run A:
Design MACRegister, start of the top module:
module MACRegister(
    input clk,
    input rst,
    input [1:0] opcode,
    input [15:0] a,
    input [15:0] b,
    output [31:0] dataOut
    );
    reg [31:0] register;
    assign dataOut = register;
    wire [31:0] product;
    wire [31:0] sum;
    ArrayMultiplier multiplier(a, b, product);
    Adder32 adder(register, product, sum);
    always @ (posedge clk) begin
        if (rst)
            register <= 32'd0;
        else case (opcode)
            2'd1:  
                register <= {a, b};
            2'd2:  
                register <= sum;
        endcase
    end
endmodule
Settings: LEC_CHECK=0, ABC_AREA=1, CAP_MARGIN=15, CORE_ASPECT_RATIO=0.5, CORE_MARGIN=2, CORE_UTILIZATION=72, CTS_CLUSTER_DIAMETER=371, CTS_CLUSTER_SIZE=98, SETUP_SLACK_MARGIN=1.0, SLEW_MARGIN=20; clock period 11.0 ns.
run.sh (not shown) runs the stock make flow with config.mk's settings and CLKGATE_MAP_FILE=.
Final checks on run A, whose flow otherwise completed, came back failing, citing negative setup slack.
Modified inputs, run B compared to run A
# run A
export LEC_CHECK = 0
export ABC_AREA = 1
export CAP_MARGIN = 15
export CORE_ASPECT_RATIO = 0.5
export CORE_MARGIN = 2
export CORE_UTILIZATION = 72
export CTS_CLUSTER_DIAMETER = 371
export CTS_CLUSTER_SIZE = 98
export SETUP_SLACK_MARGIN = 1.0
export SLEW_MARGIN = 20
create_clock -name core_clock -period 11.0 [get_ports {clk}]
# run B
export LEC_CHECK = 0
export CAP_MARGIN = 20
export CORE_MARGIN = 2
export CORE_UTILIZATION = 71
export SETUP_SLACK_MARGIN = 1.0
export SLEW_MARGIN = 20
create_clock -name core_clock -period 17.7 [get_ports {clk}]
==> comparison <==
- In summary, run B completed successfully, with a layout that passed the timing, DRC and antenna checks.
- Run B vs run A on total vias in the final route: run B is the lower one.
- Xor-xnor portion of the synthesized cell area: run A vs run B, no meaningful difference
- Between run B and run A, the share of the final layout cell area in multi-input gates is lower for run A.
- A termination of the worst setup path of register[30]$_SDFFE_PP0P_ is what run B shows, while register[31]$_SDFFE_PP0P_ belongs to run A.
Input changes introduced in run C (baseline for comparison: run B):
# run B
export LEC_CHECK = 0
export CAP_MARGIN = 20
export CORE_MARGIN = 2
export CORE_UTILIZATION = 71
export SETUP_SLACK_MARGIN = 1.0
export SLEW_MARGIN = 20
create_clock -name core_clock -period 17.7 [get_ports {clk}]
# run C
export LEC_CHECK = 0
export CAP_MARGIN = 20
export CORE_MARGIN = 2
export CORE_UTILIZATION = 40
export SETUP_SLACK_MARGIN = 5.0
export SLEW_MARGIN = 20
create_clock -name core_clock -period 17.7 [get_ports {clk}]
==> results <==
Compared with run B, in run C area added between synthesis and finish went up; via count went down; flop count did not really move. Run C vs. run B: slack of the critical path went up by 0.22 ns; synthesized flop and latch total was more or less identical.
Edits applied to the flow inputs when going from run C to run D:
# run C
export LEC_CHECK = 0
export CAP_MARGIN = 20
export CORE_MARGIN = 2
export CORE_UTILIZATION = 40
export SETUP_SLACK_MARGIN = 5.0
export SLEW_MARGIN = 20
create_clock -name core_clock -period 17.7 [get_ports {clk}]
# run D
export LEC_CHECK = 0
export ABC_AREA = 1
export CAP_MARGIN = 20
export CORE_MARGIN = 2
export CORE_UTILIZATION = 65
export SETUP_SLACK_MARGIN = 1.0
export SLEW_MARGIN = 20
create_clock -name core_clock -period 11.0 [get_ports {clk}]
Results
- Status run D: flow complete, layout not clean - negative setup slack
- Taking run C as the reference, in run D number of stages on the worst setup path now larger; placed cell area grew by 220 um^2.
- [compare] base=run C new=run D: portion of the post-synthesis area used by sequential elements dropped 0.30 points; wire length up 5.4%; cell area shows an increase of 1.7%.
- Between run D and run C, it is run D whose fraction of the mapped netlist area in simple logic gates is lower, by 7.1 points.
- Compared with run C, in run D minimum setup slack after placement fell 5.56 ns, sequential share of layout area did not really move, synthesized chip area reported by yosys saw an increase, count of multi-input gates picked up an extra about 0.6%.

---

MACRegister again, from the RTL that the note above started with.
==> flow/design.v (excerpt) <==
module MACRegister(
    input clk,
    input rst,
    input [1:0] opcode,
    input [15:0] a,
    input [15:0] b,
    output [31:0] dataOut
    );
    reg [31:0] register;
    assign dataOut = register;
    wire [31:0] product;
    wire [31:0] sum;
    ArrayMultiplier multiplier(a, b, product);
    Adder32 adder(register, product, sum);
    always @ (posedge clk) begin
        if (rst)
            register <= 32'd0;
        else case (opcode)
            2'd1:  
                register <= {a, b};
            2'd2:  
                register <= sum;
        endcase
    end
endmodule
export LEC_CHECK = 0
export ABC_AREA = 1
export CAP_MARGIN = 20
export CORE_MARGIN = 2
export CORE_UTILIZATION = 69
export PLACE_DENSITY = 0.39
export SETUP_SLACK_MARGIN = 2.55
export SLEW_MARGIN = 20
create_clock -name core_clock -period 11.4 [get_ports {clk}]
The starting point produced a layout that fails on setup timing.
Edit:
- CORE_UTILIZATION: 69 -> 72
- PLACE_DENSITY: 0.39 -> unset
- PLACE_DENSITY_LB_ADDON: unset -> 0.08
- SETUP_SLACK_MARGIN: 2.55 -> unset
- clock period: 11.4 -> 14.1 ns (I/O delays scaled with it)
The new run reached the layout checks and failed them: setup timing; first-iteration DRC count falls by 1.7%; global-route usage rises by 1.9 points; clock skew falls by 0.0070 ns; non-clock buffer count falls by 12; worst setup slack improved by 2.2 ns; critical path depth falls by 1; final cell count falls by 1.1%; sequential share of layout area hardly moves.
Edit:
- ABC_AREA: 1 -> unset
- CORE_UTILIZATION: 72 -> 68
- PLACE_DENSITY_LB_ADDON: 0.08 -> unset
- SETUP_SLACK_MARGIN: unset -> -0.49
- clock period: 14.1 -> 15.3 ns (I/O delays scaled with it)
Effect:
- The changed run completed, yet does not pass: setup timing
- sequential share of layout area climbs by 0.18 points
- global-route usage drops by 1.6 points
- synthesized area drops by a few percent
- clock skew is about the same
- cell count drops by about a fifth
- critical path depth drops by 4
- non-clock buffer count drops by 12
- core utilization drops by 3.0 points
- synthesized cell count drops by about a fifth
- die area climbs slightly

---

job 1691:
Starting RTL as in the previous note.
==> flow/design.v (excerpt) <==
module MACRegister(
    input clk,
    input rst,
    input [1:0] opcode,
    input [15:0] a,
    input [15:0] b,
    output [31:0] dataOut
    );
    reg [31:0] register;
    assign dataOut = register;
    wire [31:0] product;
    wire [31:0] sum;
    ArrayMultiplier multiplier(a, b, product);
    Adder32 adder(register, product, sum);
    always @ (posedge clk) begin
        if (rst)
            register <= 32'd0;
        else case (opcode)
            2'd1:  
                register <= {a, b};
            2'd2:  
                register <= sum;
        endcase
    end
endmodule
Settings: LEC_CHECK=0, ABC_AREA=1, CAP_MARGIN=40, CORE_MARGIN=2, CORE_UTILIZATION=72, CTS_CLUSTER_DIAMETER=159, CTS_CLUSTER_SIZE=81, HOLD_SLACK_MARGIN=-0.08, PLACE_DENSITY_LB_ADDON=0.18, SETUP_SLACK_MARGIN=2.8, SLEW_MARGIN=20; clock period 10.5 ns.
Job 1691 completed end to end; final checks failed (negative setup slack).
Inputs modified between job 1691 and job 5263:
Settings: changing SETUP_SLACK_MARGIN from 2.8 to 1.0; removing CTS_CLUSTER_SIZE (formerly 81); removing CTS_CLUSTER_DIAMETER (formerly 159); removing HOLD_SLACK_MARGIN (formerly -0.08); removing ABC_AREA (formerly 1); removing PLACE_DENSITY_LB_ADDON (formerly 0.18); changing CAP_MARGIN from 40 to 20; changing CORE_UTILIZATION from 72 to 40; changing the clock period (ns, I/O delays scaled along) from 10.5 to 17.7.
==> results <==
- The flow completed for job 1691, but it is not clean: the layout still shows negative setup slack.
- Job 5263: no failed stages, no open violations at the end
- [compare] base=job 1691 new=job 5263: clock edge transition at the registers on the reported setup and hold paths held; register-to-register slack moved up.
- Job 5263 against job 1691: maximum cell stage delay along the critical path decreased 0.02 ns.
- For the floorplan net count, job 5263 came in about 16% lower than job 1691 did.
- Summed area of non-filler cells in the final layout (lower): job 5263
[inputs] job 3685 vs job 5263
Settings: SETUP_SLACK_MARGIN no longer set, was 1.0; CORE_UTILIZATION now 70, was 40; CTS_CLUSTER_SIZE now 13, previously not set; the clock period (ns, I/O delays scaled along) now 5.45, was 17.7.
### Flow results
- For summed instance area of the synthesized netlist, job 5263 and job 3685 come out practically identical.
- Complete run, failing final checks: job 3685, reason negative setup slack.
- Buffer count from post-CTS setup fixing: job 3685 lower than job 5263
#### Input delta (job 3847 over job 3685)
Settings: CTS_CLUSTER_SIZE removed (was 13); CORE_UTILIZATION changed from 70 to 72; PLACE_DENSITY newly set to 0.67; the clock period (ns, I/O delays scaled along) changed from 5.45 to 15.1.
Findings:
Complete run, failing final checks: job 3847, reason negative setup slack.
Job 3847 vs job 3685 on met1 wire length: job 3847 is the higher one.
Delta (job 3847 minus job 3685): via count decreased 257, combined global-route utilization of all metal layers decreased 0.82 points, cell area down 3.9%, mean number of vias per cell lost about 1.2%.
met1 track demand over resource of job 3685 is on par with job 3847.
[job 3847 vs job 3685] final worst-path cycle share: lower in job 3847
The multi-input gate share of the layout cell area in job 3847 sits 1.3 points above the value recorded for job 3685.
Of job 3847 and job 3685, it is job 3847 that has the lower area added between synthesis and finish.
The inputs of job 3318 differ from those of job 3847 as listed below.
Settings: clearing PLACE_DENSITY, which used to be 0.67; swapping 72 for 65 in CORE_UTILIZATION; putting SETUP_SLACK_MARGIN at 1.0 where nothing was set; swapping 15.1 for 19.2 in the clock period (ns, I/O delays scaled along).
Notes after the runs:
In summary, job 3318 completed successfully, with a layout that passed the timing, DRC and antenna checks.
Worst setup slack before clock tree synthesis was lower in the run labelled job 3847.
Taking job 3847 as the reference, in job 3318 hold slack moved up; first-pass GRT wire length moved down; number of clock-tree buffers in the layout moved up; number of buffers inserted by post-CTS setup repair moved down; sequential share of layout area moved up.
Going from job 3847 to job 3318, the effective utilization at floorplan was found to have gone down by 7.0 points.
Compared with job 3847, number of non-clock buffers in the layout in job 3318 decreased by more than a quarter.
In the metrics for job 3847 and job 3318, the one carrying the higher signal arrival time at the worst endpoint is job 3318.
The following lists how job 4670 was set up differently from job 3318:
Settings: setting MAX_ROUTING_LAYER to met4 for the first time; removing SETUP_SLACK_MARGIN (formerly 1.0); changing CORE_UTILIZATION from 65 to 40; setting CORE_ASPECT_RATIO to 1.11 for the first time; changing the clock period (ns, I/O delays scaled along) from 19.2 to 19.0.
Results
For job 4670, the flow was terminated by a tool error in detailed routing and produced no final design.
Global-route track usage on met3, job 4670 and job 3318: higher on job 3318
Job 4670 -> job 3318: synthesis area per yosys delta 0, exact match
Number of unique standard cell types used by synthesis: job 4670 vs job 3318 identical
Re horizontal die size: job 4670 is 20% up on job 3318.
Of job 4670 and job 3318, the run reporting the lower area of the core was job 3318.
Going from job 3318 to job 4670, the overall fraction of global-route tracks in use was found to have gone down by 10 points.
Total die size sits higher in job 4670 than in job 3318.
In the reports for job 4670 and job 3318, the larger pre-CTS setup slack belongs to job 3318.
Taking job 3318 as the reference point, the floorplan row count of job 4670 rises by 15.
Compared with job 3318, job 4670 shows a first-pass GRT wire length that is 1.3 mm lower.

---

job 365:
Starting RTL as in the previous note.
Settings: LEC_CHECK=0, ABC_AREA=0, CAP_MARGIN=35, CELL_PAD_IN_SITES_GLOBAL_PLACEMENT=0, CORE_ASPECT_RATIO=0.83, CORE_MARGIN=2, CORE_UTILIZATION=72, CTS_CLUSTER_DIAMETER=225, CTS_CLUSTER_SIZE=35, PLACE_DENSITY=0.41, SETUP_SLACK_MARGIN=2.56, SLEW_MARGIN=35, TNS_END_PERCENT=75; clock period 9.84 ns.
In job 365 the implementation ran to completion but is not tape-out ready, as the final checks report negative setup slack.
The following lists how job 5603 was set up differently from job 365:
==> flow/config.mk <==
export PLATFORM = sky130hd
export DESIGN_NAME = MACRegister
export DESIGN_NICKNAME = MACRegister
export VERILOG_FILES = /design/flow/design.v
export SDC_FILE = /design/flow/constraint.sdc
export NUM_CORES = 4
export LEC_CHECK = 0
export CAP_MARGIN = 20
export CORE_MARGIN = 2
export CORE_UTILIZATION = 9
export SETUP_SLACK_MARGIN = 1.0
export SLEW_MARGIN = 20
==> flow/constraint.sdc <==
create_clock -name core_clock -period 19.2 [get_ports {clk}]
set_input_delay 3.8400 -clock core_clock [delete_from_list [all_inputs] [get_ports {clk}]]
set_output_delay 3.8400 -clock core_clock [all_outputs]
set_load 0.01 [all_outputs]
## What came out
- Per the final summary, job 5603 finished and its layout is clean on timing, DRC and antenna.
- Cell area (higher): job 5603
- As far as area share of and-or/or-and cells after synthesis goes, job 5603 and job 365 are indistinguishable; the numbers are identical.
- Between job 365 and job 5603, total routing usage reported by global routing decreased.
#### Input delta (job 6570 over job 5603)
--- a/flow/config.mk
+++ b/flow/config.mk
@@ -7,6 +7,7 @@
 export LEC_CHECK = 0
+export ABC_AREA = 1
 export CAP_MARGIN = 20
 export CORE_MARGIN = 2
-export CORE_UTILIZATION = 9
-export SETUP_SLACK_MARGIN = 1.0
+export CORE_UTILIZATION = 40
+export MAX_ROUTING_LAYER = met4
 export SLEW_MARGIN = 20
==> flow/constraint.sdc <==
create_clock -name core_clock -period 29.9 [get_ports {clk}]
set_input_delay 5.9800 -clock core_clock [delete_from_list [all_inputs] [get_ports {clk}]]
set_output_delay 5.9800 -clock core_clock [all_outputs]
set_load 0.01 [all_outputs]
Notes after the runs:
Looking at highest metal layer used by the detailed router, the met5 result is from job 5603; the met4 one comes from job 6570. In job 6570 the die boundary width turned out about 50% lower than in job 5603. Job 6570 vs. job 5603: wire length the detailed router placed on met1 went down by 31%. In the tables for job 6570 and job 5603, area after synthesis reads lower with job 5603. Row share of the cycle needed by the critical path after routing: job 6570 lower / job 5603 higher. The start point of the critical path comes out b[0] in one run and b[1] in the other, namely in job 6570 and job 5603 respectively.
> inputs changed (job 6570 -> job 9342)
--- a/flow/config.mk
+++ b/flow/config.mk
@@ -10,4 +10,4 @@
 export CORE_MARGIN = 2
-export CORE_UTILIZATION = 40
-export MAX_ROUTING_LAYER = met4
+export CORE_UTILIZATION = 72
+export SETUP_SLACK_MARGIN = 1.0
 export SLEW_MARGIN = 20
==> flow/constraint.sdc <==
create_clock -name core_clock -period 11.4 [get_ports {clk}]
set_input_delay 2.2800 -clock core_clock [delete_from_list [all_inputs] [get_ports {clk}]]
set_output_delay 2.2800 -clock core_clock [all_outputs]
set_load 0.01 [all_outputs]
==> results <==
- In job 9342 the implementation completed, yet the final layout does not meet the checks, the culprit being negative setup slack.
- Job 6570 reached the final stage; the timing, DRC and antenna checks on its layout passed.
- sky130_fd_sc_hd__clkdlybuf4s50_1 as the standard cell with the maximum stage delay on the critical path was reported by job 6570, and sky130_fd_sc_hd__fa_2 by job 9342.
- Job 6570 reports its worst setup path startpoint as b[0] while job 9342 reports a[13].
- [compare] base=job 6570 new=job 9342: area of all placed cells without fillers grew by 590 um2; total global routing track utilization grew by 14 points; routed wire length grew by 18%; area added between synthesis and finish grew by 6.1 points.

---

Starting RTL as in the previous note.
Design MACRegister, start of the top module:
module MACRegister(
    input clk,
    input rst,
    input [1:0] opcode,
    input [15:0] a,
    input [15:0] b,
    output [31:0] dataOut
    );
make LEC_CHECK=0 ABC_AREA=0 CAP_MARGIN=30 CELL_PAD_IN_SITES_DETAIL_PLACEMENT=2 CORE_MARGIN=2 CORE_UTILIZATION=63 GPL_ROUTABILITY_DRIVEN=0 MAX_ROUTING_LAYER=met4 SLEW_MARGIN=20 finish   # period 29.9 ns
The baseline ended with an error in 3_5_place_dp.
Change:
==> flow/config.mk (replaced) <==
export PLATFORM = sky130hd
export DESIGN_NAME = MACRegister
export DESIGN_NICKNAME = MACRegister
export VERILOG_FILES = /design/flow/design.v
export SDC_FILE = /design/flow/constraint.sdc
export NUM_CORES = 4
export LEC_CHECK = 0
export CAP_MARGIN = 20
export CORE_MARGIN = 2
export CORE_UTILIZATION = 69
export SETUP_SLACK_MARGIN = 1.0
export SLEW_MARGIN = 20
==> flow/constraint.sdc (replaced) <==
create_clock -name core_clock -period 11.4 [get_ports {clk}]
set_input_delay 2.2800 -clock core_clock [delete_from_list [all_inputs] [get_ports {clk}]]
set_output_delay 2.2800 -clock core_clock [all_outputs]
set_load 0.01 [all_outputs]
Result: This time the run finished but fails on negative setup slack. Synthesized cell count does not change. Synthesized area stays the same. Die size goes down by 8.4%.
